==> pepper: inputs <==
## MOTOR_TOP
module MOTOR_TOP#(   
    parameter C_AXI_ID_WIDTH       = 4,         
    parameter C_AXI_ADDR_WIDTH     = 16,        
    parameter C_AXI_DATA_WIDTH     = 64,        
    parameter C_AXI_NBURST_SUPPORT = 1'b0,      
    parameter C_AXI_BURST_TYPE     = 2'b00,     
    parameter WATCH_DOG_WIDTH      = 12,         
    parameter C_ADDR_SUMOFFSET     =   32'h0000_1000,
    parameter C_ADDR_MOTOR2ETH     =   32'h0000_0000,       
    parameter C_ADDR_ETH2MOTOR     =   32'hE000_0000    
)(    
    input                               sys_clk,
    input                               sys_rst,
   	output                            	saxi_wready,  
   	input [C_AXI_ID_WIDTH-1:0]        	saxi_wid,     
   	input [C_AXI_ADDR_WIDTH-1:0]      	saxi_waddr,   
   	input [7:0]                       	saxi_wlen,    
   	input [2:0]                       	saxi_wsize,   
   	input [1:0]                       	saxi_wburst,  
   	input [1:0]                       	saxi_wlock,   
   	input [3:0]                       	saxi_wcache,  
   	input [2:0]                       	saxi_wprot,   
   	input                             	saxi_wvalid,  
   	output                            	saxi_wd_wready,   
   	input [C_AXI_DATA_WIDTH-1:0]      	saxi_wd_wdata,     
   	input [C_AXI_DATA_WIDTH/8-1:0]    	saxi_wd_wstrb,     
   	input                             	saxi_wd_wlast,     
   	input                             	saxi_wd_wvalid,    
   	output  [C_AXI_ID_WIDTH-1:0]      	saxi_wb_bid,      
   	output  [1:0]                     	saxi_wb_bresp,    
  ...
clock: 4.91 ns
lec_check: 0
abc_area: 1
cap_margin: 20
core_aspect_ratio: 1.16
core_margin: 2
core_utilization: 72
cts_cluster_size: 16
gpl_routability_driven: 1
min_routing_layer: met1
place_density: 0.78
setup_slack_margin: 0.65
slew_margin: 35
run.sh (not shown) runs the stock make flow with config.mk's settings and CLKGATE_MAP_FILE=.
==> inputs of fjord, as changes to pepper <==
ABC_AREA = default   (was 1)
CORE_ASPECT_RATIO = default   (was 1.16)
CORE_UTILIZATION = 40   (was 72)
CTS_CLUSTER_SIZE = default   (was 16)
GPL_ROUTABILITY_DRIVEN = default   (was 1)
MIN_ROUTING_LAYER = default   (was met1)
PLACE_DENSITY = default   (was 0.78)
SETUP_SLACK_MARGIN = default   (was 0.65)
SLEW_MARGIN = 20   (was 35)
==> flow/constraint.sdc (replaced) <==
create_clock -name core_clock -period 10.0 [get_ports {sys_clk}]
set_input_delay 2.0000 -clock core_clock [delete_from_list [all_inputs] [get_ports {sys_clk}]]
set_output_delay 2.0000 -clock core_clock [all_outputs]
set_load 0.01 [all_outputs]
==> inputs of delta, as changes to pepper <==
ABC_AREA = default   (was 1)
CORE_ASPECT_RATIO = 1.74   (was 1.16)
CORE_MARGIN = 4   (was 2)
CORE_UTILIZATION = 56   (was 72)
HOLD_SLACK_MARGIN = -0.06   (was default)
PLACE_DENSITY = default   (was 0.78)
PLACE_DENSITY_LB_ADDON = 0.27   (was default)
SLEW_MARGIN = 20   (was 35)
==> flow/constraint.sdc (replaced) <==
create_clock -name core_clock -period 7.2 [get_ports {sys_clk}]
set_input_delay 1.4400 -clock core_clock [delete_from_list [all_inputs] [get_ports {sys_clk}]]
set_output_delay 1.4400 -clock core_clock [all_outputs]
set_load 0.01 [all_outputs]
==> inputs of zinc, as changes to pepper <==
ABC_AREA = default   (was 1)
CORE_ASPECT_RATIO = default   (was 1.16)
CORE_UTILIZATION = 23   (was 72)
CTS_CLUSTER_SIZE = default   (was 16)
GPL_ROUTABILITY_DRIVEN = default   (was 1)
MIN_ROUTING_LAYER = default   (was met1)
PLACE_DENSITY = default   (was 0.78)
SETUP_SLACK_MARGIN = default   (was 0.65)
SLEW_MARGIN = 20   (was 35)
==> flow/constraint.sdc (replaced) <==
create_clock -name core_clock -period 8.67 [get_ports {sys_clk}]
set_input_delay 1.7340 -clock core_clock [delete_from_list [all_inputs] [get_ports {sys_clk}]]
set_output_delay 1.7340 -clock core_clock [all_outputs]
set_load 0.01 [all_outputs]
==> notes <==
zinc passed the timing, DRC and antenna checks. delta produced a clean layout. fjord ran to the end with no violations. pepper ran to the end with no violations.
Combinational power: fjord < zinc < delta < pepper.
Of zinc and pepper, pepper has the higher non-clock buffer count (gap 16).
The highest sequential power belongs to pepper, the lowest to fjord.
Critical path depth is the same in fjord and zinc.

* * *

==> v18: inputs <==
MOTOR_TOP again, from the RTL that the note above started with.
// MOTOR_TOP
module MOTOR_TOP#(   
    parameter C_AXI_ID_WIDTH       = 4,         
    parameter C_AXI_ADDR_WIDTH     = 16,        
    parameter C_AXI_DATA_WIDTH     = 64,        
    parameter C_AXI_NBURST_SUPPORT = 1'b0,      
    parameter C_AXI_BURST_TYPE     = 2'b00,     
    parameter WATCH_DOG_WIDTH      = 12,         
    parameter C_ADDR_SUMOFFSET     =   32'h0000_1000,
    parameter C_ADDR_MOTOR2ETH     =   32'h0000_0000,       
    parameter C_ADDR_ETH2MOTOR     =   32'hE000_0000    
)(    
    input                               sys_clk,
    input                               sys_rst,
   	output                            	saxi_wready,  
   	input [C_AXI_ID_WIDTH-1:0]        	saxi_wid,     
   	input [C_AXI_ADDR_WIDTH-1:0]      	saxi_waddr,   
   	input [7:0]                       	saxi_wlen,    
   	input [2:0]                       	saxi_wsize,   
   	input [1:0]                       	saxi_wburst,  
   	input [1:0]                       	saxi_wlock,   
   	input [3:0]                       	saxi_wcache,  
   	input [2:0]                       	saxi_wprot,   
   	input                             	saxi_wvalid,  
   	output                            	saxi_wd_wready,   
   	input [C_AXI_DATA_WIDTH-1:0]      	saxi_wd_wdata,     
   	input [C_AXI_DATA_WIDTH/8-1:0]    	saxi_wd_wstrb,     
   	input                             	saxi_wd_wlast,     
   	input                             	saxi_wd_wvalid,    
   	output  [C_AXI_ID_WIDTH-1:0]      	saxi_wb_bid,      
   	output  [1:0]                     	saxi_wb_bresp,    
   	output                            	saxi_wb_bvalid,   
   	input                             	saxi_wb_bready,   
   	output                            	saxi_rready,      
  ...
Settings: LEC_CHECK=0, CAP_MARGIN=5, CORE_ASPECT_RATIO=1.45, CORE_MARGIN=2, CORE_UTILIZATION=72, CTS_CLUSTER_DIAMETER=338, CTS_CLUSTER_SIZE=16, GPL_ROUTABILITY_DRIVEN=1, HOLD_SLACK_MARGIN=-0.1, MIN_ROUTING_LAYER=met1, PLACE_DENSITY_LB_ADDON=0.0, SETUP_SLACK_MARGIN=1.32, SLEW_MARGIN=20; clock period 5.0 ns.
==> v14 (differences from v18) <==
CAP_MARGIN = 20   (was 5)
CORE_MARGIN = 3   (was 2)
CORE_UTILIZATION = 60   (was 72)
CTS_CLUSTER_DIAMETER = unset   (was 338)
HOLD_SLACK_MARGIN = unset   (was -0.1)
PLACE_DENSITY_LB_ADDON = 0.27   (was 0.0)
SETUP_SLACK_MARGIN = 0.65   (was 1.32)
==> flow/constraint.sdc (replaced) <==
create_clock -name core_clock -period 3.01 [get_ports {sys_clk}]
set_input_delay 0.6020 -clock core_clock [delete_from_list [all_inputs] [get_ports {sys_clk}]]
set_output_delay 0.6020 -clock core_clock [all_outputs]
set_load 0.01 [all_outputs]
==> v1 (differences from v18) <==
ABC_AREA = 1   (was unset)
CAP_MARGIN = 20   (was 5)
CORE_ASPECT_RATIO = 0.93   (was 1.45)
CTS_CLUSTER_DIAMETER = unset   (was 338)
HOLD_SLACK_MARGIN = -0.09   (was -0.1)
PLACE_DENSITY = 0.78   (was unset)
PLACE_DENSITY_LB_ADDON = unset   (was 0.0)
SETUP_SLACK_MARGIN = 0.65   (was 1.32)
SLEW_MARGIN = 10   (was 20)
==> flow/constraint.sdc (replaced) <==
create_clock -name core_clock -period 4.91 [get_ports {sys_clk}]
set_input_delay 0.9820 -clock core_clock [delete_from_list [all_inputs] [get_ports {sys_clk}]]
set_output_delay 0.9820 -clock core_clock [all_outputs]
set_load 0.01 [all_outputs]
==> v11 (differences from v18) <==
ABC_AREA = 1   (was unset)
CAP_MARGIN = 20   (was 5)
CELL_PAD_IN_SITES_DETAIL_PLACEMENT = 2   (was unset)
CORE_ASPECT_RATIO = unset   (was 1.45)
CORE_UTILIZATION = 40   (was 72)
CTS_CLUSTER_DIAMETER = unset   (was 338)
CTS_CLUSTER_SIZE = unset   (was 16)
GPL_ROUTABILITY_DRIVEN = unset   (was 1)
HOLD_SLACK_MARGIN = 0.28   (was -0.1)
PLACE_DENSITY_LB_ADDON = unset   (was 0.0)
SETUP_SLACK_MARGIN = unset   (was 1.32)
==> flow/constraint.sdc (replaced) <==
create_clock -name core_clock -period 9.95 [get_ports {sys_clk}]
set_input_delay 1.9900 -clock core_clock [delete_from_list [all_inputs] [get_ports {sys_clk}]]
set_output_delay 1.9900 -clock core_clock [all_outputs]
set_load 0.01 [all_outputs]
==> notes <==
Final cell count: v11 > v1 > v14 > v18. Via count, lowest first: v18, v14, v1, v11. In v1 the utilization is higher than in v14, by 6.3 points. Of v18 and v14, v14 has the higher clock skew (gap 0.018 ns). v11 completed with no timing, DRC or antenna violations. v14 reached the layout checks and failed them: setup timing. v18 ran to the end with no violations. v1 finished with timing, DRC and antenna clean. Count of clock-buffer cells in the layout, highest first: v11, v14, v1, v18. In v14 the critical path depth is higher than in v11, by 13. The lowest design area belongs to v18, the highest to v14. Worst hold slack: v14 < v1 < v11 < v18. Worst setup slack, highest first: v11, v1, v18, v14.
No activity file was given, so power comes from the tool's default toggle rates.
